==> inputs of v23 <==
Design dma_controller, start of the top module:
module dma_controller(
    input wire clk,
    input wire reset,
    input wire trigger,
    input wire [4:0] length,
    input wire [31:0] source_address,
    input wire [31:0] destination_add,
    input wire ARREADY,
    input wire [31:0] RDATA,
    input wire RVALID,
    input wire AWREADY,
    input wire WREADY,
    input wire BVALID,
    output reg done,
    output reg [31:0] ARADDR,
    output reg ARVALID,
    output reg RREADY,
    output reg [31:0] AWADDR,
    output reg AWVALID,
    output reg [31:0] WDATA,
    output reg WVALID,
    output reg BREADY
);
    localparam READ_IDLE = 2'b00;
    localparam READ_INIT = 2'b01;
    localparam READ_WAIT = 2'b10;
    localparam READ_DATA = 2'b11;
    localparam WRITE_IDLE = 3'b000;
    localparam WRITE_WAIT = 3'b001;
    localparam WRITE_DATA = 3'b010;
    localparam WRITE_AW_HANDSHAKE = 3'b011;
    localparam WRITE_W_HANDSHAKE = 3'b100;
    localparam WRITE_RESP = 3'b101;
    localparam WRITE_STALL = 3'b110;
    reg [1:0] read_state;
    reg [2:0] write_state;
    reg [4:0] read_count, write_count;
    reg [31:0] current_read_addr, current_write_addr;
    reg [2:0] xfer_words;    
    reg fifo_write_en, fifo_read_en;
    wire fifo_full, fifo_empty;
    wire [31:0] fifo_read_data;
    reg [31:0] fifo_write_data;
    wire read_done, write_done;
    sync_fifo fifo (
        .clk(clk),
        .reset(reset),
        .FIFO_RD_EN(fifo_read_en),
        .FIFO_WR_EN(fifo_write_en),
        .write_data(fifo_write_data),
        .read_data(fifo_read_data),
        .FIFO_FULL(fifo_full),
        .FIFO_EMPTY(fifo_empty)
    );
    assign read_done = (read_count == xfer_words) && !(xfer_words == 0);
    assign write_done = (write_count == xfer_words) && !(xfer_words == 0);
    always @(posedge clk or posedge reset) begin
        if (reset) begin
            done <= 0;
        end
        else if (read_state == READ_IDLE && trigger) begin
            done <= 0;
        end
        else begin
            done <= read_done && write_done;
        end
    end    
    always @(posedge clk or posedge reset) begin
        if (reset) begin
            read_state <= READ_IDLE;
            read_count <= 0;
            xfer_words <= 0;
            ARADDR <= 0;
            ARVALID <= 0;
            RREADY <= 1;
            fifo_write_en <= 0;
        end else begin
            case (read_state)
  ...
Settings: LEC_CHECK=0, ABC_AREA=1, CAP_MARGIN=10, CELL_PAD_IN_SITES_DETAIL_PLACEMENT=1, CELL_PAD_IN_SITES_GLOBAL_PLACEMENT=0, CORE_ASPECT_RATIO=1.04, CORE_MARGIN=8, CORE_UTILIZATION=28, CTS_CLUSTER_SIZE=33, GPL_ROUTABILITY_DRIVEN=0, MAX_ROUTING_LAYER=met4, MIN_ROUTING_LAYER=met1, PLACE_DENSITY_LB_ADDON=0.15, SLEW_MARGIN=25, TNS_END_PERCENT=100; clock period 1.69 ns.
run.sh (not shown) runs the stock make flow with config.mk's settings and CLKGATE_MAP_FILE=.
==> v27 (differences from v23) <==
- ABC_AREA: 1 -> unset
- CAP_MARGIN: 10 -> 15
- CELL_PAD_IN_SITES_DETAIL_PLACEMENT: 1 -> unset
- CELL_PAD_IN_SITES_GLOBAL_PLACEMENT: 0 -> unset
- CORE_ASPECT_RATIO: 1.04 -> unset
- CORE_MARGIN: 8 -> 2
- CORE_UTILIZATION: 28 -> 71
- CTS_CLUSTER_SIZE: 33 -> 41
- GPL_ROUTABILITY_DRIVEN: 0 -> unset
- HOLD_SLACK_MARGIN: unset -> -0.1
- MIN_ROUTING_LAYER: met1 -> unset
- PLACE_DENSITY: unset -> 0.66
- PLACE_DENSITY_LB_ADDON: 0.15 -> unset
- SLEW_MARGIN: 25 -> 20
- TNS_END_PERCENT: 100 -> unset
==> flow/constraint.sdc (replaced) <==
create_clock -name core_clock -period 3.24 [get_ports {clk}]
set_input_delay 0.6480 -clock core_clock [delete_from_list [all_inputs] [get_ports {clk}]]
set_output_delay 0.6480 -clock core_clock [all_outputs]
set_load 0.01 [all_outputs]
==> results <==
| quantity | v23 | v27 |
|---|---|---|
| Run status | failed layout checks | timing/DRC/antenna clean |
| Reasons for failing layout checks | setup timing | - |
| Minimum setup slack in the final design | -0.462 ns | 0.459 ns |
| Clock group total power | 20300 uW | 8520 uW |
| Part of the cycle the worst path needs | 127% | 85.8% |
| Internal power consumption | 46400 uW | 20200 uW |
| Sequential Power | 24400 uW | 12400 uW |
| Flop pwr share | 34.2% | 41.2% |
| Req. time, crit path | 2.05 ns | 3.72 ns |
| Top-area cell type share of the netlist area | 54.8% | 58.6% |
| Non-Clock Buffer Count | 626 | 279 |
| Slew at the pin closest to its max-slew limit | 0.719 ns | 0.793 ns |
| Psw | 24900 uW | 9880 uW |
| Tally of unique sky130hd cells used after synthesis | 33 | 73 |
| Multi-input combinational cell count | 2042 | 1299 |
| Routed via count divided by cell count | 4.62 | 6.80 |
| Routed length on met3 | 6630 um | 9920 um |
| Antenna Cells | 2 | 1 |


==> inputs of branch maple <==
dma_controller again, from the RTL that the note above started with.
Settings: LEC_CHECK=0, CAP_MARGIN=15, CORE_MARGIN=2, CORE_UTILIZATION=71, CTS_CLUSTER_DIAMETER=29, CTS_CLUSTER_SIZE=41, HOLD_SLACK_MARGIN=-0.09, MAX_ROUTING_LAYER=met4, SETUP_SLACK_MARGIN=0.91, SLEW_MARGIN=20; clock period 3.24 ns.
==> inputs of branch amber, as changes to branch maple <==
CAP_MARGIN = 20   (was 15)
CELL_PAD_IN_SITES_GLOBAL_PLACEMENT = 2   (was unset)
CORE_MARGIN = 10   (was 2)
CORE_UTILIZATION = 24   (was 71)
CTS_CLUSTER_DIAMETER = 245   (was 29)
CTS_CLUSTER_SIZE = unset   (was 41)
GPL_ROUTABILITY_DRIVEN = 1   (was unset)
HOLD_SLACK_MARGIN = 0.15   (was -0.09)
MIN_ROUTING_LAYER = met2   (was unset)
PLACE_DENSITY_LB_ADDON = 0.12   (was unset)
SETUP_SLACK_MARGIN = unset   (was 0.91)
SLEW_MARGIN = 25   (was 20)
TNS_END_PERCENT = 60   (was unset)
==> flow/constraint.sdc (replaced) <==
create_clock -name core_clock -period 3.52 [get_ports {clk}]
set_input_delay 0.7040 -clock core_clock [delete_from_list [all_inputs] [get_ports {clk}]]
set_output_delay 0.7040 -clock core_clock [all_outputs]
set_load 0.01 [all_outputs]
==> inputs of branch tundra, as changes to branch maple <==
CAP_MARGIN = 20   (was 15)
CORE_UTILIZATION = 70   (was 71)
CTS_CLUSTER_DIAMETER = unset   (was 29)
CTS_CLUSTER_SIZE = 37   (was 41)
HOLD_SLACK_MARGIN = unset   (was -0.09)
MAX_ROUTING_LAYER = unset   (was met4)
SETUP_SLACK_MARGIN = 0.52   (was 0.91)
==> flow/constraint.sdc (replaced) <==
create_clock -name core_clock -period 1.99 [get_ports {clk}]
set_input_delay 0.3980 -clock core_clock [delete_from_list [all_inputs] [get_ports {clk}]]
set_output_delay 0.3980 -clock core_clock [all_outputs]
set_load 0.01 [all_outputs]
==> run notes <==
flow finished, numbers: Crit. Startpoint=fifo.rd_ptr[0], utilization after layout=94.02%, Metal-1 WL=37.31 mm, R2R Path End=fifo.read_data[3], Buf/Inv on CP=4, largest net degree at the start of global routing=98, Final min period=roughly 3.1 ns, post-cts resize count=74, CP max stage cell=a22oi_1, GRT Total Usage=47.69%, fin area=40,590 um^2, Setup WS pre-CTS=0.3957 ns, Finished Layout Cells=3,297, outcome=timing/DRC/antenna clean, met1 GRT Util=57.47%, Cells after DPL=2,963
Source of the figures above: branch maple

==> run notes <==
flow finished, numbers: Buf/Inv on CP=1, met1 GRT Util=0%, fin area=38,970 um^2, Final min period=3.030 ns, Finished Layout Cells=4,327, Setup WS pre-CTS=0.4107 ns, outcome=timing/DRC/antenna clean, Cells after DPL=slightly above 4,000, Crit. Startpoint=fifo.rd_ptr[3], Metal-1 WL=0 um
Source of the figures above: branch amber

==> run notes <==
flow finished, numbers: met1 GRT Util=56.23%, Crit. Startpoint=fifo.rd_ptr[2], fin area=41,100 um^2, Setup WS pre-CTS=-0.3486 ns, CP max stage cell=mux2i_1, Blocking Checks=negative setup slack, Cells after DPL=approximately 3,100, Finished Layout Cells=between 3,000 and 4,000, final setup margin=-1.011 ns, outcome=failed layout checks, final setup fails=650
Source of the figures above: branch tundra

Power figures rest on the tool's default switching activity, not on a simulated workload.
